## run.sh

```bash
#!/bin/bash
# the make line also repeats each setting of config.mk as NAME=value (left out here)
make -C /OpenROAD-flow-scripts/flow DESIGN_CONFIG=/design/flow/config.mk WORK_HOME=/design/flow/orfs CLKGATE_MAP_FILE= finish
```

## config.mk

```make
export PLATFORM = sky130hd
export DESIGN_NAME = pipelined
export DESIGN_NICKNAME = pipelined
export VERILOG_FILES = /design/flow/design.v
export SDC_FILE = /design/flow/constraint.sdc
export NUM_CORES = 4
export LEC_CHECK = 0
export CAP_MARGIN = 20
export CORE_MARGIN = 2
export CORE_UTILIZATION = 69
export PLACE_DENSITY = 0.38
export SLEW_MARGIN = 20
export TNS_END_PERCENT = 10
```

## constraint.sdc

```tcl
create_clock -name core_clock -period 6.84 [get_ports {clk}]
set_input_delay 1.3680 -clock core_clock [delete_from_list [all_inputs] [get_ports {clk}]]
set_output_delay 1.3680 -clock core_clock [all_outputs]
set_load 0.01 [all_outputs]
```

## design.v

```verilog
`timescale 1ns / 1ps
module pipelined(
    input  wire              clk,
    input  wire              rst,
    input  wire              in_valid,
    output wire              in_ready,
    input  wire signed [15:0] a,
    input  wire signed [15:0] b,
    input  wire signed [15:0] c,
    input  wire signed [15:0] d,
    input  wire signed [15:0] e,
    output reg               out_valid,
    input  wire              out_ready,
    output reg signed [31:0]  y
);
    wire s3_ready_in;
    wire s2_ready_in;
    wire s1_ready_in;
    assign s3_ready_in = (~out_valid) || (out_valid && out_ready);
    assign s2_ready_in = (~s2_valid)  || (s2_valid  && s3_ready_in);
    assign s1_ready_in = (~s1_valid)  || (s1_valid  && s2_ready_in);
    assign in_ready = s1_ready_in;
    wire in_send = in_valid && in_ready;
    reg signed [31:0] s1_p1;
    reg signed [31:0] s1_p2;
    reg signed [15:0] s1_e;
    reg               s1_valid;
    always @(posedge clk) begin
        if (rst) begin
            s1_valid <= 1'b0;
            s1_p1    <= 32'sd0;
            s1_p2    <= 32'sd0;
            s1_e     <= 16'sd0;
        end else if (s1_ready_in) begin
            s1_valid <= in_send;
            if (in_send) begin
                s1_p1 <= $signed(a) * $signed(b);
                s1_p2 <= $signed(c) * $signed(d);
                s1_e  <= e;
            end
        end
    end
    reg signed [31:0] s2_s;
    reg signed [15:0] s2_e;
    reg               s2_valid;
    always @(posedge clk) begin
        if (rst) begin
            s2_valid <= 1'b0;
            s2_s     <= 32'sd0;
            s2_e     <= 16'sd0;
        end else if (s2_ready_in) begin
            s2_valid <= s1_valid;
            if (s1_valid) begin
                s2_s <= s1_p1 + s1_p2;
                s2_e <= s1_e;
            end
        end
    end
    always @(posedge clk) begin
        if (rst) begin
            out_valid <= 1'b0;
            y         <= 32'sd0;
        end else if (s3_ready_in) begin
            out_valid <= s2_valid;
            if (s2_valid) begin
                y <= s2_s + $signed(s2_e);
            end
        end
    end
endmodule
```

==> ds_physical_params.txt, run 1 <==
Characteristics after synthesis and place and route

Parameter                              Value

GRT
  Most congested layer reported by global routing    met2
  Vias in the first global route    approximately 25k
  Met3 track demand over resource    5.16%
  Remaining Overflow, GRT    0
  Pin count of the biggest net entering global routing    around 73
  Met2 Track Usage GR    59.5%
  Global routing usage on met1    a little under half
  All-Layer GR Usage    35.1%
  Number of antenna violations at the first check in global routing    0
  Wire length of the first global-routing pass    120000 um

Clock tree
  Number of sinks handled by clock tree synthesis    163
  Clock buffers created by TritonCTS    17
  Clock buffer depth    2
  TritonCTS clock tree    done
  Number of H-tree branching levels    4
  Root cell of the clock tree    sky130_fd_sc_hd__clkbuf_16
  Clock Latency Late Sink    0.44 ns
  CTS clk-pin slew, worst paths    0.08 ns

Finish
  Sequential cell area    0.00326 sq mm
  Filler Cells Inserted    2659
  Net count of the finished layout    about 4.4k
  Combinational gate area    0.0226 sq mm
  Relative area change from synthesis to final layout    17.7%

Route
  Final wirelength    72100 um
  Antenna-violating nets left    0
  DRC violation count after routing    0
  Total antenna diodes in the routed design    0
  DRC violation total after the first TritonRoute iteration    between 1.5k and 2k
  Number of vias in the routed layout    23.6k
  Routed len/inst    17.4 um
  DRT Pass-1 Iters    5
  Number of vias per cell    around 5.7

Final timing
  Post-route fraction of the period consumed by the critical path    101%
  Final period demand of the worst path    6.88 ns
  Least-Margin Pin Slew    around 0.93 ns
  Final count of pins violating max slew    0
  Highest clock frequency the design can meet    145 MHz
  Post-route clock skew    0.0154 ns
  # setup viols final    1
  Max_slew headroom    between 30 and 40%
  Final worst slack    -0.0426 ns
  Number of endpoints with negative hold slack in the final report    0
  Post-Route Hold Slack    0.456 ns
  RSZ-0062 raised after global routing    true

Place
  Routability congestion estimate    0.947
  Port-buffer cells    117
  HPWL reported at the end of detailed placement    roughly 60000 um

Worst setup path
  Length in cells of the worst reg-to-reg path    12
  Data arrival time at the worst-slack endpoint    just over 7 ns
  Worst path top cell family by delay    adder cells
  Launch point of the critical path    b[6]
  Crit path depth    22
  Worst reg-to-reg setup slack    roughly 3 ns
  Crit path capture type    flop
  Critical path peak fanout    6
  Critical Path, Cell by Cell    buf_2, buf_4, and2_1, fa_1, inv_1, fa_1, fa_1, inv_1, fa_1, fa_1, inv_1, fa_1, inv_2, ha_4, or3_4, o31ai_4, a21oi_4, nor3_2, o31ai_2, o31a_1, or4b_1, a31oi_1
  WP data required    7.21 ns
  Worst setup SP type    primary input
  Kind of critical path    primary input to flop
  Cell type of the slowest stage on the worst timing path    sky130_fd_sc_hd__fa_1
  Max stage delay on crit path    roughly 0.56 ns
  Critical path buffers and inverters    6
  Crit Reg-Reg Endpoint    s2_s[18]
  Crit-path most repeated cell    sky130_fd_sc_hd__fa_1
  End of the critical path    s1_p1[29]
  Startpoint of the worst register-to-register path    s1_p1[0]

Synthesis
  Unique cell types    between 60 and 70
  Synth Area per Inst    8.68 sq um
  Number of warning messages in the yosys log    1
  Share of synthesized cell area in full adder, half adder and majority cells    47.4%
  Cell with the most instances after synthesis    sky130_fd_sc_hd__inv_1
  Leading area contributor after synthesis    sky130_fd_sc_hd__fa_1
  Synthesized chip area reported by yosys    0.0282 sq mm
  Flops & latches, synth    163
  Post-synth EDFFs    0
  Gate count of the mapped netlist    3245
  Total standard cell area after synthesis    0.0282 sq mm
  Simple-Gate Fraction of Synth Area    18.2%
  Fraction of synthesized cell area in xor and xnor cells    2.77%
  Area fraction in mux cells    0.249%
  Main area contributors    sky130_fd_sc_hd__fa_1 37%, sky130_fd_sc_hd__dfxtp_1 12%, sky130_fd_sc_hd__ha_1 10%, sky130_fd_sc_hd__inv_1 7.9%, sky130_fd_sc_hd__nand2_1 6.3%
  Post-synthesis sequential area ratio    11.6%
  Largest logic family    adder cells
  Main synth FF type    sky130_fd_sc_hd__dfxtp_1
  Post-synth ARST share    0%
  Number of standard cells reported by yosys    3245
  Top cell type's share of synthesized area    approximately 37%
  Fraction of the mapped netlist area in compound gates    10.2%
  Commonest cells in the netlist    596 x sky130_fd_sc_hd__inv_1, 526 x sky130_fd_sc_hd__fa_1, 476 x sky130_fd_sc_hd__nand2_1
  Syn nets    4081

Hold path
  Hold_sp    y[14]
  Hold worst-path end    y[14]
  Class of the most critical hold timing path    flop to flop
  Min-Delay Path Depth    2

Die
  Number of rows created at floorplan    74
  Fraction of the core area occupied by cells at floorplan    69.5%
  Number of primary I/O pins    around 120
  Area of the die    about 0.042 sq mm
  Die width    206 um
  Floorplan core area    a little over 0.04 sq mm
  Height of the die    206 um

Flow run
  Max-cap violations    0
  Number of OpenROAD warnings    31

Outcome
  Run status    finished with violations
  List of failed layout checks      setup timing
## area by class of cell
class	instances	area share [%]
clock inverter	15	0.615
clock buffer	17	1.28
multi-input combinational	2363	68.2
inverter	597	6.76
timing repair buffer	451	11.3
sequential	163	9.84
tap	532	2.01
## repair_timing
item                                    4_1_cts  5_1_grt
pin swaps                                    17       23
hold buffers                                  0        0
gates cloned                                  1        0
buffers inserted                             23        5
endpoints found under the hold margin         0        0
endpoints found under the setup margin       30       30
gates resized                               123       80
## metrics by stage
step	std cells	setup TNS [ns]	setup slack, ns	cell area (sq um)	util (%)
4_1_cts	4133	-1.47	-0.245	32900	81.2
3_5_place_dp	4077	-23.38	-0.969	32000	78.9
5_1_grt	4138	-1.71	-0.257	33200	81.8
2_1_floorplan	3245	-0.0234	-0.0166	28400	-
3_3_place_gp	4077	-19.31	-0.869	32000	78.9
6_report	4138	-0.0426	-0.0426	33200	81.8
## per-layer routing
metal,routed length (um),share of wire (%)
met1,30000,42
met2,35300,49
met3,4730,6.6
met4,2120,2.9
met5,0,0
==> inputs of run 2 (changes only) <==
ABC_AREA = 1   (was default)
CAP_MARGIN = 0   (was 20)
CELL_PAD_IN_SITES_GLOBAL_PLACEMENT = 0   (was default)
CORE_UTILIZATION = 72   (was 69)
CTS_CLUSTER_DIAMETER = 211   (was default)
CTS_CLUSTER_SIZE = 72   (was default)
MAX_ROUTING_LAYER = met4   (was default)
PLACE_DENSITY = default   (was 0.38)
PLACE_DENSITY_LB_ADDON = 0.25   (was default)
SETUP_SLACK_MARGIN = 0.91   (was default)
TNS_END_PERCENT = 55   (was 10)
clock period = 7.86 ns   (was 6.84 ns; I/O delays follow)
==> run 2 against run 1 <==
Effect of this change: now clean on timing, DRC and antenna; count of clock-buffer cells in the layout unchanged; critical path depth unchanged; area after synthesis up 13%; synthesized cell count up 43%; worst hold slack better by 0.019 ns.
==> ds_physical_params.txt, run 2 <==
Characteristics after synthesis and place and route

Parameter                              Value

Final timing
  Least-Margin Pin Slew    0.941 ns (+0.00945 ns)
  Post-Route Hold Slack    0.475 ns (+0.0193 ns)
  Highest clock frequency the design can meet    around 150 MHz
  Number of endpoints with negative hold slack in the final report    0 (unchanged)
  Setup TNS    0 ns (+0.0426 ns)
  Post-route clock skew    0.0155 ns (+0.000132 ns)
  Final count of pins violating max slew    0 (unchanged)
  # setup viols final    0 (-1)
  Max_slew headroom    37.2% (-0.49 points)
  RSZ-0062 raised after global routing    true
  Final period demand of the worst path    just under 7 ns
  Post-route fraction of the period consumed by the critical path    86.9% (-14 points)

Route
  WL met2    40500 um (+15%)
  DRC violation count after routing    0 (unchanged)
  Total antenna diodes in the routed design    0 (unchanged)
  DRT Pass-1 Iters    6 (+1)
  Routed len/inst    16.2 um (-7.0%)
  Number of vias per cell    5.43 (-4.7%)
  Antenna-violating nets left    0 (unchanged)
  Number of vias in the routed layout    28.8k (+22%)
  DRC violation total after the first TritonRoute iteration    2567 (+56%)
  Length of routed wiring on met1    34500 um (+15%)
  Final wirelength    85900 um (+19%)
  Total met3 wirelength after detailed routing    8440 um (+78%)
  Uppermost signal routing layer after detailed routing    met4

Synthesis
  Area fraction in mux cells    0% (-0.25 points)
  Main synth FF type    sky130_fd_sc_hd__dfxtp_1
  Share of synthesized cell area in full adder, half adder and majority cells    41.8% (-5.6 points)
  Number of standard cells reported by yosys    4637 (+43%)
  Synthesized chip area reported by yosys    0.0320 sq mm (+13%)
  Total standard cell area after synthesis    0.0320 sq mm (+13%)
  Leading area contributor after synthesis    sky130_fd_sc_hd__fa_1
  Syn nets    5473 (+34%)
  Fraction of synthesized cell area in xor and xnor cells    1.56% (-1.2 points)
  Post-synthesis sequential area ratio    10.2% (-1.4 points)
  Fraction of the mapped netlist area in compound gates    5.24% (-5.0 points)
  Top cell type's share of synthesized area    32.9% (-4.4 points)
  Cell with the most instances after synthesis    sky130_fd_sc_hd__inv_1
  Number of warning messages in the yosys log    1 (unchanged)
  Flops & latches, synth    163 (unchanged)
  Gate count of the mapped netlist    4637 (+43%)
  Post-synth EDFFs    0 (unchanged)
  Main area contributors    sky130_fd_sc_hd__fa_1 33%, sky130_fd_sc_hd__inv_1 14%, sky130_fd_sc_hd__nand2_1 14%, sky130_fd_sc_hd__dfxtp_1 10%, sky130_fd_sc_hd__ha_1 8.8%
  Simple-Gate Fraction of Synth Area    24.7% (+6.5 points)
  Largest logic family    adder cells
  Post-synth ARST share    0% (unchanged)
  Unique cell types    37 (-44%)
  Synth Area per Inst    6.89 sq um (-21%)
  Commonest cells in the netlist    1221 x sky130_fd_sc_hd__inv_1, 1212 x sky130_fd_sc_hd__nand2_1, 526 x sky130_fd_sc_hd__fa_1

Worst setup path
  Max stage delay on crit path    0.58 ns (+0.02 ns)
  Launch point of the critical path    a[10]
  Data arrival time at the worst-slack endpoint    7.17 ns (-0.08 ns)
  Startpoint of the worst register-to-register path    out_valid
  Worst path top cell family by delay    adder cells
  Cell type of the slowest stage on the worst timing path    sky130_fd_sc_hd__clkdlybuf4s15_1
  End of the critical path    s1_p1[25]
  Critical Path, Cell by Cell    clkdlybuf4s15_1, buf_4, nand2_1, fa_1, inv_1, fa_1, fa_1, fa_1, fa_1, inv_1, fa_1, inv_1, ha_1, nand2_1, nor2_1, inv_1, nor3_2, nand3_1, nand4_1, nand3_1, nand2_1, inv_1
  Crit path depth    22 (unchanged)
  Critical path buffers and inverters    7 (+1)
  Worst reg-to-reg setup slack    4.82 ns (+1.73 ns)
  Crit path capture type    flop
  Length in cells of the worst reg-to-reg path    10 (-2)
  Worst setup SP type    primary input
  Crit-path most repeated cell    sky130_fd_sc_hd__fa_1
  Critical path peak fanout    12 (+6)
  Kind of critical path    primary input to flop
  Crit Reg-Reg Endpoint    s1_p1[11]
  WP data required    8.20 ns (+0.99 ns)

Clock tree
  Number of H-tree branching levels    4 (unchanged)
  Clock buffers created by TritonCTS    17 (unchanged)
  TritonCTS clock tree    done
  Clock buffer depth    2 (unchanged)
  Clock Latency Late Sink    0.44 ns (about the same)
  Root cell of the clock tree    sky130_fd_sc_hd__clkbuf_16
  CTS clk-pin slew, worst paths    0.08 ns (about the same)
  Number of sinks handled by clock tree synthesis    163 (unchanged)
  Count of hold-fix buffers inserted at cts    0 (unchanged)

GRT
  All-Layer GR Usage    39.3% (+4.2 points)
  Number of antenna violations at the first check in global routing    0 (unchanged)
  Vias in the first global route    29.6k (+18%)
  Remaining Overflow, GRT    0 (unchanged)
  Pin count of the biggest net entering global routing    71 (-2.7%)
  Wire length of the first global-routing pass    143000 um (+19%)

Hold path
  Min-Delay Path Depth    2 (unchanged)
  Class of the most critical hold timing path    flop to flop
  Hold_sp    s2_valid
  Hold worst-path end    out_valid

Die
  Floorplan core area    0.0440 sq mm (+8.6%)
  Area of the die    0.0461 sq mm (+8.6%)
  Die width    215 um (+4.2%)
  Number of primary I/O pins    118 (unchanged)
  Height of the die    215 um (+4.2%)
  Number of rows created at floorplan    77 (+4.1%)
  Fraction of the core area occupied by cells at floorplan    72.6% (+3.2 points)

Place
  Routability congestion estimate    1.03 (+8.8%)
  Placed Instances    5263 (+29%)
  Port-buffer cells    117 (unchanged)
  HPWL reported at the end of detailed placement    71500 um (+22%)

Flow run
  Number of OpenROAD warnings    27 (-13%)
  Max-cap violations    0 (unchanged)

Finish
  Final cell utilization of the core    78.9% (-2.9 points)
  Non-filler instance count after layout    5300 (+28%)
  Relative area change from synthesis to final layout    8.63%
  Net count of the finished layout    5531 (+25%)

Outcome
  Run status    complete, no violations
## run 2: layout make-up
class	count	area [sq um]
Sequential cell	163	3260
Multi-Input combinational cell	3079	23700
Timing Repair Buffer	204	1830
Clock inverter	15	190
Fill cell	3267	9300
Inverter	1230	4630
Tap cell	592	741
Clock buffer	17	425
## run 2: per-stage QoR
| stage | setup WS [ns] | instance area [sq um] |
|---|---|---|
| after global routing | 0.869 | 34700 |
| after global placement | 0.226 | 33800 |
| final | 1.03 | 34700 |
| after floorplan | 1.11 | 32000 |
| after detailed placement | 0.0563 | 33800 |
| after CTS | 0.913 | 34400 |
## run 2: routing by layer
layer / vias to the layer above / GRT usage, %
met5: - / -
met4: 0 / 11.1
met3: 235 / 6.47
met2: 1383 / 63.5
met1: 13600 / 51.6
li1: 13600 / -
## run 2: timing repair
action,4_1_cts,5_1_grt
pin swaps,0,7
resized,32,104
buffers inserted,0,5
setup endpoints to repair,24,41
==> inputs of run 3 (changes only) <==
ABC_AREA = default   (was 1)
CAP_MARGIN = 20   (was 0)
CELL_PAD_IN_SITES_GLOBAL_PLACEMENT = default   (was 0)
CORE_UTILIZATION = 71   (was 72)
CTS_CLUSTER_DIAMETER = 222   (was 211)
CTS_CLUSTER_SIZE = 38   (was 72)
PLACE_DENSITY_LB_ADDON = 0.26   (was 0.25)
SETUP_SLACK_MARGIN = 1.1   (was 0.91)
TNS_END_PERCENT = default   (was 55)
clock period = 7.18 ns   (was 7.86 ns; I/O delays follow)
==> run 3 against run 2 <==
Effect of this change: worst setup slack got worse by 2.1 ns; via count barely moved; area after synthesis is 12% lower; final area grew 0.52%; the layout now fails its checks (setup timing); critical endpoint is now s1_p2[20]; largest cell class unchanged; non-clock buffer count is 310 higher; flip-flop count is the same; first-iteration DRC count rose by 85%.
==> ds_physical_params.txt, run 3 <==
Characteristics after synthesis and place and route

Parameter                              Value

Worst setup path
  Length in cells of the worst reg-to-reg path    12 (+2)
  WP data required    7.46 ns (-0.74 ns)
  End of the critical path    s1_p2[20]
  Max stage delay on crit path    0.88 ns (+0.30 ns)
  Critical Path, Cell by Cell    buf_6, buf_6, and2_1, fa_1, inv_1, fa_2, fa_2, fa_1, inv_1, fa_1, inv_2, fa_1, inv_1, ha_4, buf_6, nand4_1, nor2_2, a311o_1, buf_4, a21o_1, a21o_1, a21oi_2, xor2_2, o21ai_1
  Critical path peak fanout    5 (-7)
  Crit Reg-Reg Endpoint    s2_s[18]
  Crit-path most repeated cell    sky130_fd_sc_hd__fa_1
  Data arrival time at the worst-slack endpoint    8.53 ns (+1.36 ns)
  Worst reg-to-reg setup slack    3.31 ns (-1.51 ns)
  Crit path depth    24 (+9.1%)
  Worst path top cell family by delay    adder cells
  Kind of critical path    primary input to flop
  Cell type of the slowest stage on the worst timing path    sky130_fd_sc_hd__fa_1
  Worst setup SP type    primary input
  Crit path capture type    flop
  Launch point of the critical path    d[4]
  Startpoint of the worst register-to-register path    s1_p1[0]
  Critical path buffers and inverters    8 (+1)

Synthesis
  Commonest cells in the netlist    596 x sky130_fd_sc_hd__inv_1, 526 x sky130_fd_sc_hd__fa_1, 476 x sky130_fd_sc_hd__nand2_1
  Synth Area per Inst    8.68 sq um (+26%)
  Leading area contributor after synthesis    sky130_fd_sc_hd__fa_1
  Largest logic family    adder cells
  Simple-Gate Fraction of Synth Area    18.2% (-6.5 points)
  Number of warning messages in the yosys log    1 (unchanged)
  Post-synthesis sequential area ratio    11.6% (+1.4 points)
  Synthesized chip area reported by yosys    0.0282 sq mm (-12%)
  Fraction of synthesized cell area in xor and xnor cells    2.77% (+1.2 points)
  Syn nets    4081 (-25%)
  Flops & latches, synth    163 (unchanged)
  Unique cell types    66 (+78%)
  Share of synthesized cell area in full adder, half adder and majority cells    47.4% (+5.6 points)
  Fraction of the mapped netlist area in compound gates    10.2% (+5.0 points)
  Total standard cell area after synthesis    0.0282 sq mm (-12%)
  Top cell type's share of synthesized area    37.4% (+4.4 points)
  Post-synth ARST share    0% (unchanged)
  Post-synth EDFFs    0 (unchanged)
  Cell with the most instances after synthesis    sky130_fd_sc_hd__inv_1
  Main synth FF type    sky130_fd_sc_hd__dfxtp_1
  Main area contributors    sky130_fd_sc_hd__fa_1 37%, sky130_fd_sc_hd__dfxtp_1 12%, sky130_fd_sc_hd__ha_1 10%, sky130_fd_sc_hd__inv_1 7.9%, sky130_fd_sc_hd__nand2_1 6.3%
  Number of standard cells reported by yosys    3245 (-30%)
  Area fraction in mux cells    0.249% (+0.25 points)
  Gate count of the mapped netlist    3245 (-30%)

Final timing
  Highest clock frequency the design can meet    121 MHz
  Post-route fraction of the period consumed by the critical path    115% (+28 points)
  Post-Route Hold Slack    0.451 ns (-0.0246 ns)
  Final period demand of the worst path    8.25 ns
  Number of endpoints with negative hold slack in the final report    0 (unchanged)
  Final count of pins violating max slew    0 (unchanged)
  RSZ-0062 raised after global routing    true
  # setup viols final    16 (+16)
  Setup TNS    -8.95 ns (-8.95 ns)
  Least-Margin Pin Slew    1.00 ns (+0.0636 ns)
  Post-route clock skew    0.0185 ns (+0.00302 ns)
  Final worst slack    -1.07 ns (-2.10 ns)
  Max_slew headroom    32.8% (-4.4 points)

Place
  Routability congestion estimate    0.951 (-7.8%)
  HPWL reported at the end of detailed placement    61500 um (-14%)
  Port-buffer cells    117 (unchanged)
  Placed Instances    4034 (-23%)

Die
  Height of the die    203 um (-5.4%)
  Number of rows created at floorplan    72 (-6.5%)
  Floorplan core area    0.0389 sq mm (-12%)
  Fraction of the core area occupied by cells at floorplan    72.4% (-0.23 points)
  Die width    203 um (-5.4%)
  Area of the die    0.0413 sq mm (-10%)
  Number of primary I/O pins    118 (unchanged)

Hold path
  Hold_sp    s1_e[11]
  Min-Delay Path Depth    2 (unchanged)
  Class of the most critical hold timing path    flop to flop
  Hold worst-path end    s2_e[11]

Route
  DRT Pass-1 Iters    20 (+14)
  Final wirelength    112000 um (+30%)
  Number of vias per cell    6.85 (+26%)
  Number of vias in the routed layout    28.8k (-0.021%)
  Routed len/inst    26.7 um (+64%)
  DRC violation count after routing    0 (unchanged)
  DRC violation total after the first TritonRoute iteration    4747 (+85%)
  Antenna-violating nets left    0 (unchanged)

Flow run
  Number of OpenROAD warnings    29 (+7.4%)
  Max-cap violations    0 (unchanged)

Clock tree
  Clock Latency Late Sink    0.44 ns (about the same)
  TritonCTS clock tree    done
  CTS clk-pin slew, worst paths    0.08 ns (about the same)
  Clock buffers created by TritonCTS    17 (unchanged)
  Clock buffer depth    2 (unchanged)
  Number of H-tree branching levels    4 (unchanged)
  Root cell of the clock tree    sky130_fd_sc_hd__clkbuf_16
  Number of sinks handled by clock tree synthesis    163 (unchanged)

Finish
  Non-filler instance count after layout    4199 (-21%)
  Filler Cells Inserted    1618 (-50%)
  Relative area change from synthesis to final layout    23.9%
  Net count of the finished layout    4492 (-19%)

GRT
  Wire length of the first global-routing pass    147000 um (+2.6%)
  Number of antenna violations at the first check in global routing    10 (+10)
  Remaining Overflow, GRT    0 (unchanged)
  Pin count of the biggest net entering global routing    82 (+15%)
  All-Layer GR Usage    46.7% (+7.4 points)
  Vias in the first global route    28.9k (-2.6%)

Outcome
  List of failed layout checks      setup timing
  Run status    finished with violations
[run 3: metrics by stage]
| stage | utilization [%] | area, sq um | setup WS (ns) |
|---|---|---|---|
| 5_1_grt | 89.7 | 34900 | -1.37 |
| 2_1_floorplan | - | 28800 | 0.255 |
| 3_3_place_gp | 82.4 | 32100 | -0.533 |
| 3_5_place_dp | 82.4 | 32100 | -0.614 |
| 6_report | 89.7 | 34900 | -1.07 |
| 4_1_cts | 87.9 | 34200 | 0.365 |
[run 3: final cells by class]
| cell class | instances | area [sq um] | share of cell area [%] |
|---|---|---|---|
| Clock inverter | 14 | 140 | 0.401 |
| Clock buffer | 18 | 439 | 1.26 |
| Sequential cell | 163 | 3260 | 9.35 |
| Antenna cell | 12 | 30.0 | 0.0860 |
| Multi-Input combinational cell | 2363 | 23600 | 67.6 |
| Inverter | 597 | 2240 | 6.43 |
| Tap cell | 518 | 648 | 1.86 |
| Timing Repair Buffer | 514 | 4550 | 13.0 |
[run 3: per-layer routing]
metal	global-route usage, %	vias to the layer above	share of wire (%)
met5	-	-	0
met2	75.8	3053	43
met3	11.0	1491	15
li1	-	11000	-
met1	51.8	13200	30
met4	30.5	0	12
[run 3: repair_timing]
action | CTS | global route
hold buffers | 0 | 0
gates resized | 538 | 140
endpoints found under the setup margin | 46 | 41
pin swaps | 238 | 164
buffers inserted | 87 | 27
gates cloned | 7 | 0
==> inputs of run 4 (changes only) <==
ABC_AREA = 1   (was default)
CELL_PAD_IN_SITES_GLOBAL_PLACEMENT = 0   (was default)
CORE_UTILIZATION = 72   (was 71)
CTS_CLUSTER_DIAMETER = default   (was 222)
CTS_CLUSTER_SIZE = 72   (was 38)
PLACE_DENSITY_LB_ADDON = 0.25   (was 0.26)
SETUP_SLACK_MARGIN = 0.91   (was 1.1)
TNS_END_PERCENT = 55   (was default)
clock period = 7.83 ns   (was 7.18 ns; I/O delays follow)
==> run 4 against run 3 <==
Effect of this change: die size up 12%; critical path depth down 3; non-clock buffer count down 294; now clean on timing, DRC and antenna; register-to-register slack better by 1.4 ns; clock skew down 0.0038 ns.
==> ds_physical_params.txt, run 4 <==
Characteristics after synthesis and place and route

Parameter                              Value

Worst setup path
  Worst reg-to-reg setup slack    4.71 ns (+1.40 ns)
  Critical path buffers and inverters    6 (-2)
  Crit Reg-Reg Endpoint    s1_p1[20]
  WP data required    8.17 ns (+0.71 ns)
  Worst path top cell family by delay    adder cells
  Launch point of the critical path    a[12]
  Kind of critical path    primary input to flop
  Max stage delay on crit path    0.59 ns (-0.29 ns)
  End of the critical path    s1_p1[24]
  Worst setup SP type    primary input
  Crit path capture type    flop
  Critical path peak fanout    10 (+5)
  Crit path depth    21 (-13%)
  Crit-path most repeated cell    sky130_fd_sc_hd__fa_1
  Startpoint of the worst register-to-register path    out_valid
  Length in cells of the worst reg-to-reg path    10 (-2)
  Data arrival time at the worst-slack endpoint    7.13 ns (-1.40 ns)
  Cell type of the slowest stage on the worst timing path    sky130_fd_sc_hd__dlygate4sd2_1
  Critical Path, Cell by Cell    dlygate4sd2_1, buf_4, buf_4, nand2_1, fa_1, fa_1, fa_1, fa_1, fa_1, fa_1, inv_1, ha_1, nand2_1, nor2_2, inv_1, nor2_1, nand4_1, nand4_1, nand3_1, nand2_1, inv_1

Clock tree
  TritonCTS clock tree    done
  Number of sinks handled by clock tree synthesis    163 (unchanged)
  Clock buffer depth    2 (unchanged)
  Clock buffers created by TritonCTS    17 (unchanged)
  Count of hold-fix buffers inserted at cts    0 (unchanged)
  Root cell of the clock tree    sky130_fd_sc_hd__clkbuf_16
  Number of H-tree branching levels    4 (unchanged)
  CTS clk-pin slew, worst paths    0.08 ns (about the same)
  Clock Latency Late Sink    0.44 ns (about the same)

Place
  Port-buffer cells    117 (unchanged)
  Placed cell areas    0.0339 sq mm (+5.8%)
  HPWL reported at the end of detailed placement    73800 um (+20%)
  Routability congestion estimate    1.02 (+7.7%)
  Placed Instances    5273 (+31%)

GRT
  Wire length of the first global-routing pass    147000 um (about the same)
  Remaining Overflow, GRT    0 (unchanged)
  Pin count of the biggest net entering global routing    81 (-1.2%)
  Vias in the first global route    30.1k (+4.2%)
  All-Layer GR Usage    40.6% (-6.2 points)
  Number of antenna violations at the first check in global routing    0 (-10)

Outcome
  Run status    complete, no violations

Route
  Number of vias in the routed layout    29.4k (+2.1%)
  DRT Pass-1 Iters    6 (-70%)
  Routed len/inst    16.9 um (-37%)
  Antenna-violating nets left    0 (unchanged)
  DRC violation total after the first TritonRoute iteration    2963 (-38%)
  Total antenna diodes in the routed design    0 (-12)
  Number of vias per cell    5.52 (-19%)
  Final wirelength    89900 um (-20%)
  DRC violation count after routing    0 (unchanged)

Die
  Number of rows created at floorplan    77 (+6.9%)
  Fraction of the core area occupied by cells at floorplan    72.6% (+0.23 points)
  Height of the die    215 um (+5.7%)
  Number of primary I/O pins    118 (unchanged)
  Die width    215 um (+5.7%)
  Floorplan core area    0.0440 sq mm (+13%)
  Area of the die    0.0461 sq mm (+12%)

Synthesis
  Post-synthesis sequential area ratio    10.2% (-1.4 points)
  Number of standard cells reported by yosys    4637 (+43%)
  Post-synth ARST share    0% (unchanged)
  Gate count of the mapped netlist    4637 (+43%)
  Share of synthesized cell area in full adder, half adder and majority cells    41.8% (-5.6 points)
  Largest logic family    adder cells
  Main area contributors    sky130_fd_sc_hd__fa_1 33%, sky130_fd_sc_hd__inv_1 14%, sky130_fd_sc_hd__nand2_1 14%, sky130_fd_sc_hd__dfxtp_1 10%, sky130_fd_sc_hd__ha_1 8.8%
  Flops & latches, synth    163 (unchanged)
  Simple-Gate Fraction of Synth Area    24.7% (+6.5 points)
  Cell with the most instances after synthesis    sky130_fd_sc_hd__inv_1
  Post-synth EDFFs    0 (unchanged)
  Number of warning messages in the yosys log    1 (unchanged)
  Synth Area per Inst    6.89 sq um (-21%)
  Synthesized chip area reported by yosys    0.0320 sq mm (+13%)
  Syn nets    5473 (+34%)
  Leading area contributor after synthesis    sky130_fd_sc_hd__fa_1
  Top cell type's share of synthesized area    32.9% (-4.4 points)
  Commonest cells in the netlist    1221 x sky130_fd_sc_hd__inv_1, 1212 x sky130_fd_sc_hd__nand2_1, 526 x sky130_fd_sc_hd__fa_1
  Fraction of the mapped netlist area in compound gates    5.24% (-5.0 points)
  Area fraction in mux cells    0% (-0.25 points)
  Fraction of synthesized cell area in xor and xnor cells    1.56% (-1.2 points)
  Unique cell types    37 (-44%)
  Main synth FF type    sky130_fd_sc_hd__dfxtp_1
  Total standard cell area after synthesis    0.0320 sq mm (+13%)

Hold path
  Min-Delay Path Depth    2 (unchanged)
  Hold_sp    s2_valid
  Hold worst-path end    out_valid
  Class of the most critical hold timing path    flop to flop

Finish
  Finished Cell Area    0.0349 sq mm (about the same)
  Relative area change from synthesis to final layout    9.22%
  Net count of the finished layout    5548 (+24%)
  Final cell utilization of the core    79.3% (-10 points)
  Filler Cells Inserted    3073 (+90%)
  Non-filler instance count after layout    5317 (+27%)

Flow run
  Number of OpenROAD warnings    28 (-3.4%)
  Max-cap violations    0 (unchanged)

Final timing
  RSZ-0062 raised after global routing    true
  # setup viols final    0 (-16)
  Post-route clock skew    0.0147 ns (-0.00379 ns)
  Max_slew headroom    42.5% (+9.7 points)
  Setup TNS    0 ns (+8.95 ns)
  Post-route fraction of the period consumed by the critical path    86.7% (-28 points)
  Least-Margin Pin Slew    0.861 ns (-0.143 ns)
  Highest clock frequency the design can meet    147 MHz
  Number of endpoints with negative hold slack in the final report    0 (unchanged)
  Final period demand of the worst path    roughly 6.8 ns
  Final count of pins violating max slew    0 (unchanged)
-- run 4: metal layers --
metal | share of wire [%] | GRT usage [%]
met5 | 0 | -
met4 | 3.5 | 11.9
met3 | 9.9 | 7.18
met2 | 47 | 66.2
met1 | 40 | 52.1
-- run 4: timing repair --
item                                   in CTS  in global routing
gates resized                              35                112
cloned                                      0                  1
setup endpoints to repair                  33                 41
setup buffers                               0                 11
pin swaps                                   0                 10
endpoints found under the hold margin       0                  0
-- run 4: cell type report --
| type | count | area, sq um | area share, % |
|---|---|---|---|
| flip-flops and latches | 163 | 3260 | 9.34 |
| clock inverters | 15 | 223 | 0.638 |
| multi-input cells | 3079 | 23700 | 67.8 |
| repair inverters | 1 | 5.00 | 0.0143 |
| repair buffers | 220 | 1970 | 5.65 |
| inverters | 1230 | 4620 | 13.2 |
| clock buffers | 17 | 425 | 1.22 |
| well taps | 592 | 741 | 2.12 |
-- run 4: through the flow --
stage               setup slack, ns  hold slack, ns
global placement              0.259           0.458
finish                         1.04           0.477
floorplan                      1.08           0.448
detailed placement           0.0571           0.468
CTS                           0.892           0.484
global route                  0.858           0.515
==> inputs of run 5 (changes only) <==
CAP_MARGIN = 5   (was 20)
CELL_PAD_IN_SITES_GLOBAL_PLACEMENT = default   (was 0)
CORE_UTILIZATION = 65   (was 72)
CTS_CLUSTER_DIAMETER = 246   (was default)
CTS_CLUSTER_SIZE = 100   (was 72)
MAX_ROUTING_LAYER = default   (was met4)
PLACE_DENSITY_LB_ADDON = default   (was 0.25)
SETUP_SLACK_MARGIN = default   (was 0.91)
TNS_END_PERCENT = default   (was 55)
clock period = 8.0 ns   (was 7.83 ns; I/O delays follow)
==> run 5 against run 4 <==
Effect of this change: still clean; utilization shrank 8.5 points; sequential share of layout area is 0.11 points higher; synthesized cell count stayed put; die size up 11%; flip-flop count is the same; first-iteration DRC count shrank 31%; via count decreased by 5.3%; area after synthesis did not move; clock skew hardly changed; wire length is 8.8% lower; critical path type unchanged; highest routed layer unchanged.
==> ds_physical_params.txt, run 5 <==
Characteristics after synthesis and place and route

Parameter                              Value

GRT
  Pin count of the biggest net entering global routing    69 (-15%)
  Number of antenna violations at the first check in global routing    0 (unchanged)
  Wire length of the first global-routing pass    137000 um (-6.3%)
  All-Layer GR Usage    33.8% (-6.7 points)
  Vias in the first global route    27.9k (-7.2%)
  Remaining Overflow, GRT    0 (unchanged)

Die
  Die width    226 um (+5.2%)
  Number of primary I/O pins    118 (unchanged)
  Area of the die    0.0510 sq mm (+11%)
  Fraction of the core area occupied by cells at floorplan    65.6% (-7.0 points)
  Floorplan core area    0.0487 sq mm (+11%)
  Height of the die    226 um (+5.2%)
  Number of rows created at floorplan    81 (+5.2%)

Hold path
  Hold worst-path end    out_valid
  Class of the most critical hold timing path    flop to flop
  Min-Delay Path Depth    2 (unchanged)
  Hold_sp    s2_valid

Worst setup path
  Kind of critical path    primary input to flop
  Worst path top cell family by delay    adder cells
  Launch point of the critical path    b[4]
  Data arrival time at the worst-slack endpoint    7.71 ns (+0.58 ns)
  Critical path peak fanout    11 (+1)
  Cell type of the slowest stage on the worst timing path    sky130_fd_sc_hd__clkdlybuf4s50_1
  Startpoint of the worst register-to-register path    out_valid
  Crit path capture type    flop
  Worst setup SP type    primary input
  Critical Path, Cell by Cell    clkdlybuf4s50_1, nand2_1, fa_1, inv_1, fa_1, inv_1, fa_1, fa_1, fa_1, fa_1, inv_1, ha_1, nand2_1, nor3_2, and2_1, nand2_1, inv_1, nor2_1, nand2_1, nand3_1, nand2_1, inv_1
  WP data required    8.35 ns (+0.18 ns)
  Max stage delay on crit path    0.84 ns (+0.25 ns)
  Crit-path most repeated cell    sky130_fd_sc_hd__fa_1
  End of the critical path    s1_p1[31]
  Crit path depth    22 (+4.8%)
  Worst reg-to-reg setup slack    4.79 ns (+0.08 ns)
  Crit Reg-Reg Endpoint    s1_p1[14]
  Length in cells of the worst reg-to-reg path    10 (unchanged)
  Critical path buffers and inverters    6 (unchanged)

Synthesis
  Synthesized chip area reported by yosys    0.0320 sq mm (unchanged)
  Commonest cells in the netlist    1221 x sky130_fd_sc_hd__inv_1, 1212 x sky130_fd_sc_hd__nand2_1, 526 x sky130_fd_sc_hd__fa_1
  Fraction of synthesized cell area in xor and xnor cells    1.56% (unchanged)
  Unique cell types    37 (unchanged)
  Post-synth EDFFs    0 (unchanged)
  Post-synth ARST share    0% (unchanged)
  Cell with the most instances after synthesis    sky130_fd_sc_hd__inv_1
  Top cell type's share of synthesized area    32.9% (unchanged)
  Synth Area per Inst    6.89 sq um (unchanged)
  Number of warning messages in the yosys log    1 (unchanged)
  Flops & latches, synth    163 (unchanged)
  Largest logic family    adder cells
  Share of synthesized cell area in full adder, half adder and majority cells    41.8% (unchanged)
  Number of standard cells reported by yosys    4637 (unchanged)
  Leading area contributor after synthesis    sky130_fd_sc_hd__fa_1
  Total standard cell area after synthesis    0.0320 sq mm (unchanged)
  Post-synthesis sequential area ratio    10.2% (unchanged)
  Simple-Gate Fraction of Synth Area    24.7% (unchanged)
  Fraction of the mapped netlist area in compound gates    5.24% (unchanged)
  Area fraction in mux cells    0% (unchanged)
  Gate count of the mapped netlist    4637 (unchanged)
  Main area contributors    sky130_fd_sc_hd__fa_1 33%, sky130_fd_sc_hd__inv_1 14%, sky130_fd_sc_hd__nand2_1 14%, sky130_fd_sc_hd__dfxtp_1 10%, sky130_fd_sc_hd__ha_1 8.8%
  Syn nets    5473 (unchanged)
  Main synth FF type    sky130_fd_sc_hd__dfxtp_1

Flow run
  Number of OpenROAD warnings    28 (unchanged)
  Max-cap violations    0 (unchanged)

Route
  Number of vias per cell    5.19 (-6.1%)
  DRC violation total after the first TritonRoute iteration    2058 (-31%)
  DRT Pass-1 Iters    6 (unchanged)
  Number of vias in the routed layout    27.8k (-5.3%)
  Routed len/inst    15.3 um (-9.6%)
  DRC violation count after routing    0 (unchanged)
  Final wirelength    82000 um (-8.8%)
  Total antenna diodes in the routed design    0 (unchanged)
  Antenna-violating nets left    0 (unchanged)

Final timing
  Final count of pins violating max slew    0 (unchanged)
  Least-Margin Pin Slew    1.04 ns (+0.182 ns)
  Post-route fraction of the period consumed by the critical path    92.1% (+5.3 points)
  Post-route clock skew    0.0147 ns (-0.0000512 ns)
  Max_slew headroom    30.3% (-12 points)
  Highest clock frequency the design can meet    136 MHz
  Number of endpoints with negative hold slack in the final report    0 (unchanged)
  RSZ-0062 raised after global routing    false
  Final period demand of the worst path    between 7 and 8 ns
  Setup TNS    0 ns (unchanged)
  # setup viols final    0 (unchanged)

Clock tree
  CTS clk-pin slew, worst paths    0.08 ns (about the same)
  Number of H-tree branching levels    4 (unchanged)
  Count of hold-fix buffers inserted at cts    0 (unchanged)
  Clock Latency Late Sink    0.44 ns (about the same)
  Number of buffers inserted to repair setup after CTS    0 (unchanged)
  Clock buffer depth    2 (unchanged)
  TritonCTS clock tree    done
  CTS-repair resized insts    0 (-100%)
  Clock buffers created by TritonCTS    17 (unchanged)
  Number of sinks handled by clock tree synthesis    163 (unchanged)
  Root cell of the clock tree    sky130_fd_sc_hd__clkbuf_16

Finish
  Net count of the finished layout    5523 (-0.45%)
  Final cell utilization of the core    70.8% (-8.5 points)
  Sequential cell area    0.00326 sq mm (unchanged)
  Filler Cells Inserted    4318 (+41%)
  Non-filler instance count after layout    5364 (+0.88%)
  Relative area change from synthesis to final layout    7.99%
  Combinational gate area    0.0234 sq mm (-1.0%)

Outcome
  Run status    complete, no violations

Place
  Routability congestion estimate    0.987 (-3.7%)
  Placed Instances    5332 (+1.1%)
  HPWL reported at the end of detailed placement    69500 um (-5.8%)
  Port-buffer cells    117 (unchanged)
## run 5: per-layer routing
layer	global-route usage [%]	vias up	wire length, um
met5	0	-	0
met4	7.09	0	1390
met3	5.92	125	6620
met2	55.0	982	37300
met1	47.7	13200	36700
li1	-	13500	-
## run 5: layout make-up
| type | instances | share of cell area (%) |
|---|---|---|
| sequential | 163 | 9.45 |
| timing repair buffer | 196 | 5.10 |
| clock buffer | 17 | 1.23 |
| inverter | 1230 | 13.4 |
| clock inverter | 15 | 0.594 |
| multi-input combinational | 3079 | 67.8 |
| tap | 664 | 2.41 |
## run 5: metrics by stage
stage	hold slack (ns)	cell area [sq um]	setup WS (ns)
floorplan	0.448	32000	1.22
global placement	0.457	33900	0.232
detailed placement	0.464	33900	0.247
CTS	0.477	34500	0.697
global route	0.502	34500	0.298
finish	0.477	34500	0.634
==> inputs of run 6 (changes only) <==
CAP_MARGIN = 25   (was 5)
CELL_PAD_IN_SITES_DETAIL_PLACEMENT = 1   (was default)
CELL_PAD_IN_SITES_GLOBAL_PLACEMENT = 0   (was default)
CORE_UTILIZATION = 60   (was 65)
CTS_CLUSTER_DIAMETER = 240   (was 246)
CTS_CLUSTER_SIZE = 33   (was 100)
HOLD_SLACK_MARGIN = -0.05   (was default)
MAX_ROUTING_LAYER = met4   (was default)
SLEW_MARGIN = 0   (was 20)
TNS_END_PERCENT = 55   (was default)
clock period = 4.46 ns   (was 8.0 ns; I/O delays follow)
==> run 6 against run 5 <==
Effect of this change: the run now fails in detailed placement (3_5_place_dp); die size rose by 8.2%; synthesized cell count did not move; area after synthesis did not move.
==> ds_physical_params.txt, run 6 <==
Summary of implementation characteristics

Parameter                              Value

Synthesis
  Flops & latches, synth    163 (unchanged)
  Post-synth EDFFs    0 (unchanged)
  Total standard cell area after synthesis    0.0320 sq mm (unchanged)
  Top cell type's share of synthesized area    32.9% (unchanged)
  Unique cell types    37 (unchanged)
  Main synth FF type    sky130_fd_sc_hd__dfxtp_1
  Number of standard cells reported by yosys    4637 (unchanged)
  Post-synth ARST share    0% (unchanged)
  Simple-Gate Fraction of Synth Area    24.7% (unchanged)
  Gate count of the mapped netlist    4637 (unchanged)
  Number of warning messages in the yosys log    1 (unchanged)
  Area fraction in mux cells    0% (unchanged)
  Largest logic family    adder cells
  Commonest cells in the netlist    1221 x sky130_fd_sc_hd__inv_1, 1212 x sky130_fd_sc_hd__nand2_1, 526 x sky130_fd_sc_hd__fa_1
  Synthesized chip area reported by yosys    0.0320 sq mm (unchanged)
  Fraction of the mapped netlist area in compound gates    5.24% (unchanged)
  Cell with the most instances after synthesis    sky130_fd_sc_hd__inv_1
  Share of synthesized cell area in full adder, half adder and majority cells    41.8% (unchanged)
  Main area contributors    sky130_fd_sc_hd__fa_1 33%, sky130_fd_sc_hd__inv_1 14%, sky130_fd_sc_hd__nand2_1 14%, sky130_fd_sc_hd__dfxtp_1 10%, sky130_fd_sc_hd__ha_1 8.8%
  Synth Area per Inst    6.89 sq um (unchanged)
  Leading area contributor after synthesis    sky130_fd_sc_hd__fa_1
  Syn nets    5473 (unchanged)
  Fraction of synthesized cell area in xor and xnor cells    1.56% (unchanged)
  Post-synthesis sequential area ratio    10.2% (unchanged)

Place
  Routability congestion estimate    1.00 (+1.6%)
  Port-buffer cells    117 (unchanged)

Die
  Floorplan core area    0.0527 sq mm (+8.0%)
  Fraction of the core area occupied by cells at floorplan    60.7% (-4.9 points)
  Number of rows created at floorplan    84 (+3.7%)
  Die width    235 um (+4.0%)
  Number of primary I/O pins    118 (unchanged)
  Height of the die    235 um (+4.0%)
  Area of the die    0.0551 sq mm (+8.2%)

Outcome
  Run status    did not finish
  First error line in the log    [ERROR DPL-0033] detailed placement checks failed during check placement.
  Halt Stage    detailed placement (3_5_place_dp)
-- run 6: metrics by stage --
stage             TNS (ns)  worst slack [ns]  cell area [sq um]
floorplan           -46.14             -1.16              33500
global placement    -90.20             -1.99              37100
==> inputs of run 7 (changes only) <==
ABC_AREA = default   (was 1)
CAP_MARGIN = 20   (was 25)
CELL_PAD_IN_SITES_DETAIL_PLACEMENT = default   (was 1)
CELL_PAD_IN_SITES_GLOBAL_PLACEMENT = default   (was 0)
CORE_UTILIZATION = 66   (was 60)
CTS_CLUSTER_DIAMETER = 199   (was 240)
CTS_CLUSTER_SIZE = 45   (was 33)
HOLD_SLACK_MARGIN = default   (was -0.05)
MAX_ROUTING_LAYER = default   (was met4)
SETUP_SLACK_MARGIN = -0.55   (was default)
SLEW_MARGIN = 20   (was 0)
TNS_END_PERCENT = default   (was 55)
clock period = 5.63 ns   (was 4.46 ns; I/O delays follow)
==> run 7 against run 6 <==
Effect of this change: now fails the layout checks on setup timing; die size fell by 20%; synthesized cell count is 30% lower; area after synthesis fell by 12%.
==> ds_physical_params.txt, run 7 <==
Characteristics after synthesis and place and route

Parameter                              Value

Clock tree
  Clock buffer depth    2
  TritonCTS clock tree    done
  Number of H-tree branching levels    4
  Root cell of the clock tree    sky130_fd_sc_hd__clkbuf_16
  Clock Latency Late Sink    0.45 ns
  Clock buffers created by TritonCTS    17
  Number of sinks handled by clock tree synthesis    ~160
  CTS clk-pin slew, worst paths    0.08 ns

Final timing
  Final worst slack    -0.785 ns
  # setup viols final    39
  Setup TNS    -18.90 ns
  Final period demand of the worst path    ~6.4 ns
  Final count of pins violating max slew    0
  Post-route clock skew    0.0169 ns
  Highest clock frequency the design can meet    156 MHz
  RSZ-0062 raised after global routing    true
  Post-route fraction of the period consumed by the critical path    114%
  Least-Margin Pin Slew    0.960 ns
  Number of endpoints with negative hold slack in the final report    0
  Max_slew headroom    35.8%

Synthesis
  Synthesized chip area reported by yosys    0.0282 sq mm (-12%)
  Area fraction in mux cells    0.249% (+0.25 points)
  Share of synthesized cell area in full adder, half adder and majority cells    47.4% (+5.6 points)
  Post-synth EDFFs    0 (unchanged)
  Simple-Gate Fraction of Synth Area    18.2% (-6.5 points)
  Fraction of the mapped netlist area in compound gates    10.2% (+5.0 points)
  Main area contributors    sky130_fd_sc_hd__fa_1 37%, sky130_fd_sc_hd__dfxtp_1 12%, sky130_fd_sc_hd__ha_1 10%, sky130_fd_sc_hd__inv_1 7.9%, sky130_fd_sc_hd__nand2_1 6.3%
  Fraction of synthesized cell area in xor and xnor cells    2.77% (+1.2 points)
  Unique cell types    66 (+78%)
  Flops & latches, synth    163 (unchanged)
  Top cell type's share of synthesized area    37.4% (+4.4 points)
  Cell with the most instances after synthesis    sky130_fd_sc_hd__inv_1
  Syn nets    4081 (-25%)
  Total standard cell area after synthesis    0.0282 sq mm (-12%)
  Synth Area per Inst    8.68 sq um (+26%)
  Post-synthesis sequential area ratio    11.6% (+1.4 points)
  Post-synth ARST share    0% (unchanged)
  Commonest cells in the netlist    596 x sky130_fd_sc_hd__inv_1, 526 x sky130_fd_sc_hd__fa_1, 476 x sky130_fd_sc_hd__nand2_1
  Gate count of the mapped netlist    3245 (-30%)
  Main synth FF type    sky130_fd_sc_hd__dfxtp_1
  Number of standard cells reported by yosys    3245 (-30%)
  Number of warning messages in the yosys log    1 (unchanged)
  Leading area contributor after synthesis    sky130_fd_sc_hd__fa_1
  Largest logic family    adder cells

Worst setup path
  Max stage delay on crit path    0.54 ns
  Worst setup SP type    primary input
  Critical path peak fanout    10
  WP data required    6.01 ns
  Crit path capture type    flop
  Crit-path most repeated cell    sky130_fd_sc_hd__inv_2
  Critical path buffers and inverters    7
  Cell type of the slowest stage on the worst timing path    sky130_fd_sc_hd__fa_2
  Worst path top cell family by delay    adder cells
  Length in cells of the worst reg-to-reg path    12
  Crit Reg-Reg Endpoint    s2_s[18]
  Launch point of the critical path    b[6]
  End of the critical path    s1_p1[29]
  Kind of critical path    primary input to flop
  Data arrival time at the worst-slack endpoint    6.79 ns
  Startpoint of the worst register-to-register path    s1_p1[0]
  Critical Path, Cell by Cell    buf_6, buf_6, and2_4, fa_1, inv_2, fa_2, fa_2, inv_2, fa_2, fa_1, inv_2, fa_1, inv_2, ha_4, and3_4, nand2_1, or4b_4, a21oi_4, nor3_2, o31ai_2, o31a_1, buf_4, nand4b_1, a31oi_1
  Crit path depth    24
  Worst reg-to-reg setup slack    around 2.0 ns

Die
  Number of rows created at floorplan    75 (-11%)
  Number of primary I/O pins    118 (unchanged)
  Height of the die    211 um (-10%)
  Fraction of the core area occupied by cells at floorplan    67.0% (+6.3 points)
  Floorplan core area    0.0420 sq mm (-20%)
  Die width    211 um (-10%)
  Area of the die    0.0444 sq mm (-20%)

Flow run
  Number of OpenROAD warnings    31
  Max-cap violations    0

Hold path
  Class of the most critical hold timing path    flop to flop
  Hold_sp    y[25]
  Hold worst-path end    y[25]
  Min-Delay Path Depth    2

GRT
  All-Layer GR Usage    approximately 34%
  Remaining Overflow, GRT    0
  Wire length of the first global-routing pass    121000 um
  Number of antenna violations at the first check in global routing    0
  Vias in the first global route    25.3k
  Pin count of the biggest net entering global routing    79

Route
  Routed len/inst    17.7 um
  Total antenna diodes in the routed design    0
  Number of vias per cell    5.71
  DRT Pass-1 Iters    5
  DRC violation count after routing    0
  Number of vias in the routed layout    23.5k
  Final wirelength    72800 um
  Antenna-violating nets left    0
  DRC violation total after the first TritonRoute iteration    1539

Place
  Worst slack at placement    -1.93 ns
  HPWL reported at the end of detailed placement    59600 um
  Placed cell areas    0.0325 sq mm
  Port-buffer cells    117 (unchanged)
  Placed Instances    4127
  Routability congestion estimate    0.946 (-5.6%)

Finish
  Filler Cells Inserted    2821
  Combinational gate area    0.0231 sq mm
  Non-filler instance count after layout    4107
  Net count of the finished layout    roughly 4.4k
  Sequential cell area    0.00326 sq mm
  Finished Cell Area    0.0334 sq mm
  Relative area change from synthesis to final layout    18.7%

Outcome
  List of failed layout checks      setup timing
  Run status    finished with violations
## run 7: final cells by class
type	count	area share, %
Clock inverter	15	0.588
Multi-Input combinational cell	2363	69.3
Tap cell	539	2.02
Sequential cell	163	9.76
Clock buffer	17	1.27
Timing Repair Buffer	413	10.4
Inverter	597	6.70
## run 7: metrics by stage
stage               hold slack (ns)  utilization [%]
floorplan                     0.429                -
global placement              0.439             77.3
detailed placement            0.444             77.3
CTS                           0.456             78.6
global route                  0.467             79.5
finish                        0.455             79.5
## run 7: metal layers
metal  share of wire (%)  track usage [%]  vias to the layer above
met4                 2.9             10.3                        0
met3                 5.5             4.45                      166
met2                  50             58.3                      774
met1                  42             44.7                    11700
met5                   0                0                        -
li1                    -                -                    10800
## run 7: what timing repair did
| action | in CTS | in global routing |
|---|---|---|
| gates resized | 424 | 204 |
| pin swaps | 100 | 149 |
| endpoints found under the setup margin | 37 | 32 |
| buffers inserted | 18 | 25 |
| hold buffers | 0 | 0 |
| gates cloned | 0 | 0 |
==> inputs of run 8 (changes only) <==
ABC_AREA = 1   (was default)
CORE_UTILIZATION = 71   (was 66)
CTS_CLUSTER_DIAMETER = 222   (was 199)
CTS_CLUSTER_SIZE = 38   (was 45)
PLACE_DENSITY_LB_ADDON = 0.26   (was default)
SETUP_SLACK_MARGIN = 0.91   (was -0.55)
SLEW_MARGIN = 15   (was 20)
clock period = 4.92 ns   (was 5.63 ns; I/O delays follow)
==> run 8 against run 7 <==
Effect of this change: the flow now stops in global routing (5_1_grt); synthesized cell count rose by 43%; die size rose by 5.4%; area after synthesis rose by 13%.
==> ds_physical_params.txt, run 8 <==
Summary of implementation characteristics

Parameter                              Value

Synthesis
  Number of standard cells reported by yosys    4637 (+43%)
  Gate count of the mapped netlist    4637 (+43%)
  Unique cell types    37 (-44%)
  Leading area contributor after synthesis    sky130_fd_sc_hd__fa_1
  Cell with the most instances after synthesis    sky130_fd_sc_hd__inv_1
  Simple-Gate Fraction of Synth Area    24.7% (+6.5 points)
  Fraction of synthesized cell area in xor and xnor cells    1.56% (-1.2 points)
  Synth Area per Inst    6.89 sq um (-21%)
  Share of synthesized cell area in full adder, half adder and majority cells    41.8% (-5.6 points)
  Area fraction in mux cells    0% (-0.25 points)
  Number of warning messages in the yosys log    1 (unchanged)
  Post-synthesis sequential area ratio    10.2% (-1.4 points)
  Fraction of the mapped netlist area in compound gates    5.24% (-5.0 points)
  Post-synth ARST share    0% (unchanged)
  Post-synth EDFFs    0 (unchanged)
  Flops & latches, synth    163 (unchanged)
  Main synth FF type    sky130_fd_sc_hd__dfxtp_1
  Largest logic family    adder cells
  Synthesized chip area reported by yosys    0.0320 sq mm (+13%)
  Syn nets    5473 (+34%)
  Commonest cells in the netlist    1221 x sky130_fd_sc_hd__inv_1, 1212 x sky130_fd_sc_hd__nand2_1, 526 x sky130_fd_sc_hd__fa_1
  Total standard cell area after synthesis    0.0320 sq mm (+13%)
  Main area contributors    sky130_fd_sc_hd__fa_1 33%, sky130_fd_sc_hd__inv_1 14%, sky130_fd_sc_hd__nand2_1 14%, sky130_fd_sc_hd__dfxtp_1 10%, sky130_fd_sc_hd__ha_1 8.8%
  Top cell type's share of synthesized area    32.9% (-4.4 points)

Clock tree
  Root cell of the clock tree    sky130_fd_sc_hd__clkbuf_16
  Number of sinks handled by clock tree synthesis    163 (unchanged)
  Clock buffer depth    2 (unchanged)
  Number of H-tree branching levels    4 (unchanged)
  Clock buffers created by TritonCTS    17 (unchanged)
  Count of hold-fix buffers inserted at cts    0 (unchanged)

GRT
  Remaining Overflow, GRT    1309
  All-Layer GR Usage    79.8%

Die
  Die width    216 um (+2.7%)
  Fraction of the core area occupied by cells at floorplan    72.1% (+5.1 points)
  Height of the die    216 um (+2.7%)
  Floorplan core area    0.0443 sq mm (+5.4%)
  Number of rows created at floorplan    77 (+2.7%)
  Number of primary I/O pins    118 (unchanged)
  Area of the die    0.0467 sq mm (+5.4%)

Outcome
  Halt Stage    global routing (5_1_grt)
  First error line in the log    [ERROR GRT-0116] Global routing finished with congestion. Check the congestion regions in the DRC Viewer.
  Run status    did not finish

Place
  Routability congestion estimate    0.970 (+2.5%)
  Placed Instances    5493 (+33%)
  Port-buffer cells    117 (unchanged)
  HPWL reported at the end of detailed placement    79300 um (+33%)
## run 8: what timing repair did
action / 4_1_cts
setup buffers: 173
endpoints found under the setup margin: 55
cloned: 18
pin swaps: 466
gates resized: 993
## run 8: stage by stage
step | worst slack [ns] | TNS (ns) | hold slack, ns | cell area (sq um)
floorplan | -0.787 | -26.93 | 0.448 | 34000
global placement | -1.56 | -67.29 | 0.456 | 37200
detailed placement | -1.68 | -73.36 | 0.474 | 37200
CTS | -0.835 | -28.53 | 0.499 | 41800
## run 8: per-layer routing
layer | GRT usage (%) | overflow
met1 | 75.1 | 4
met2 | 105 | 893
met3 | 52.9 | 7
met4 | 93.4 | 403
met5 | 22.8 | 2
==> inputs of run 9 (changes only) <==
CELL_PAD_IN_SITES_GLOBAL_PLACEMENT = 2   (was default)
CORE_UTILIZATION = 66   (was 71)
CTS_CLUSTER_DIAMETER = 302   (was 222)
CTS_CLUSTER_SIZE = default   (was 38)
HOLD_SLACK_MARGIN = 0.22   (was default)
PLACE_DENSITY_LB_ADDON = 0.23   (was 0.26)
SETUP_SLACK_MARGIN = 0.25   (was 0.91)
SLEW_MARGIN = 25   (was 15)
clock period = 5.28 ns   (was 4.92 ns; I/O delays follow)
==> run 9 against run 8 <==
Effect of this change: the flow stops in global placement without I/O (3_1_place_gp_skip_io); synthesized cell count unchanged; die size is 7.4% higher; area after synthesis stayed put.
==> ds_physical_params.txt, run 9 <==
Summary of implementation characteristics

Parameter                              Value

Synthesis
  Number of warning messages in the yosys log    1 (unchanged)
  Post-synth EDFFs    0 (unchanged)
  Total standard cell area after synthesis    0.0320 sq mm (unchanged)
  Post-synth ARST share    0% (unchanged)
  Gate count of the mapped netlist    4637 (unchanged)
  Top cell type's share of synthesized area    32.9% (unchanged)
  Leading area contributor after synthesis    sky130_fd_sc_hd__fa_1
  Syn nets    5473 (unchanged)
  Flops & latches, synth    163 (unchanged)
  Largest logic family    adder cells
  Simple-Gate Fraction of Synth Area    24.7% (unchanged)
  Area fraction in mux cells    0% (unchanged)
  Post-synthesis sequential area ratio    10.2% (unchanged)
  Share of synthesized cell area in full adder, half adder and majority cells    41.8% (unchanged)
  Unique cell types    37 (unchanged)
  Synth Area per Inst    6.89 sq um (unchanged)
  Main area contributors    sky130_fd_sc_hd__fa_1 33%, sky130_fd_sc_hd__inv_1 14%, sky130_fd_sc_hd__nand2_1 14%, sky130_fd_sc_hd__dfxtp_1 10%, sky130_fd_sc_hd__ha_1 8.8%
  Fraction of synthesized cell area in xor and xnor cells    1.56% (unchanged)
  Synthesized chip area reported by yosys    0.0320 sq mm (unchanged)
  Commonest cells in the netlist    1221 x sky130_fd_sc_hd__inv_1, 1212 x sky130_fd_sc_hd__nand2_1, 526 x sky130_fd_sc_hd__fa_1
  Cell with the most instances after synthesis    sky130_fd_sc_hd__inv_1
  Fraction of the mapped netlist area in compound gates    5.24% (unchanged)
  Main synth FF type    sky130_fd_sc_hd__dfxtp_1
  Number of standard cells reported by yosys    4637 (unchanged)

Die
  Area of the die    0.0502 sq mm (+7.4%)
  Fraction of the core area occupied by cells at floorplan    67.0% (-5.2 points)
  Number of rows created at floorplan    80 (+3.9%)
  Floorplan core area    0.0477 sq mm (+7.7%)
  Die width    224 um (+3.6%)
  Height of the die    224 um (+3.6%)

Outcome
  Halt Stage    global placement without I/O (3_1_place_gp_skip_io)
  Run status    did not finish
  First error line in the log    [ERROR FLW-0024] Place density exceeds 1.0 (current PLACE_DENSITY_LB_ADDON =  0.23). Please check if the value of  PLACE_DENSITY_LB_ADDON is between 0 and 0.99.
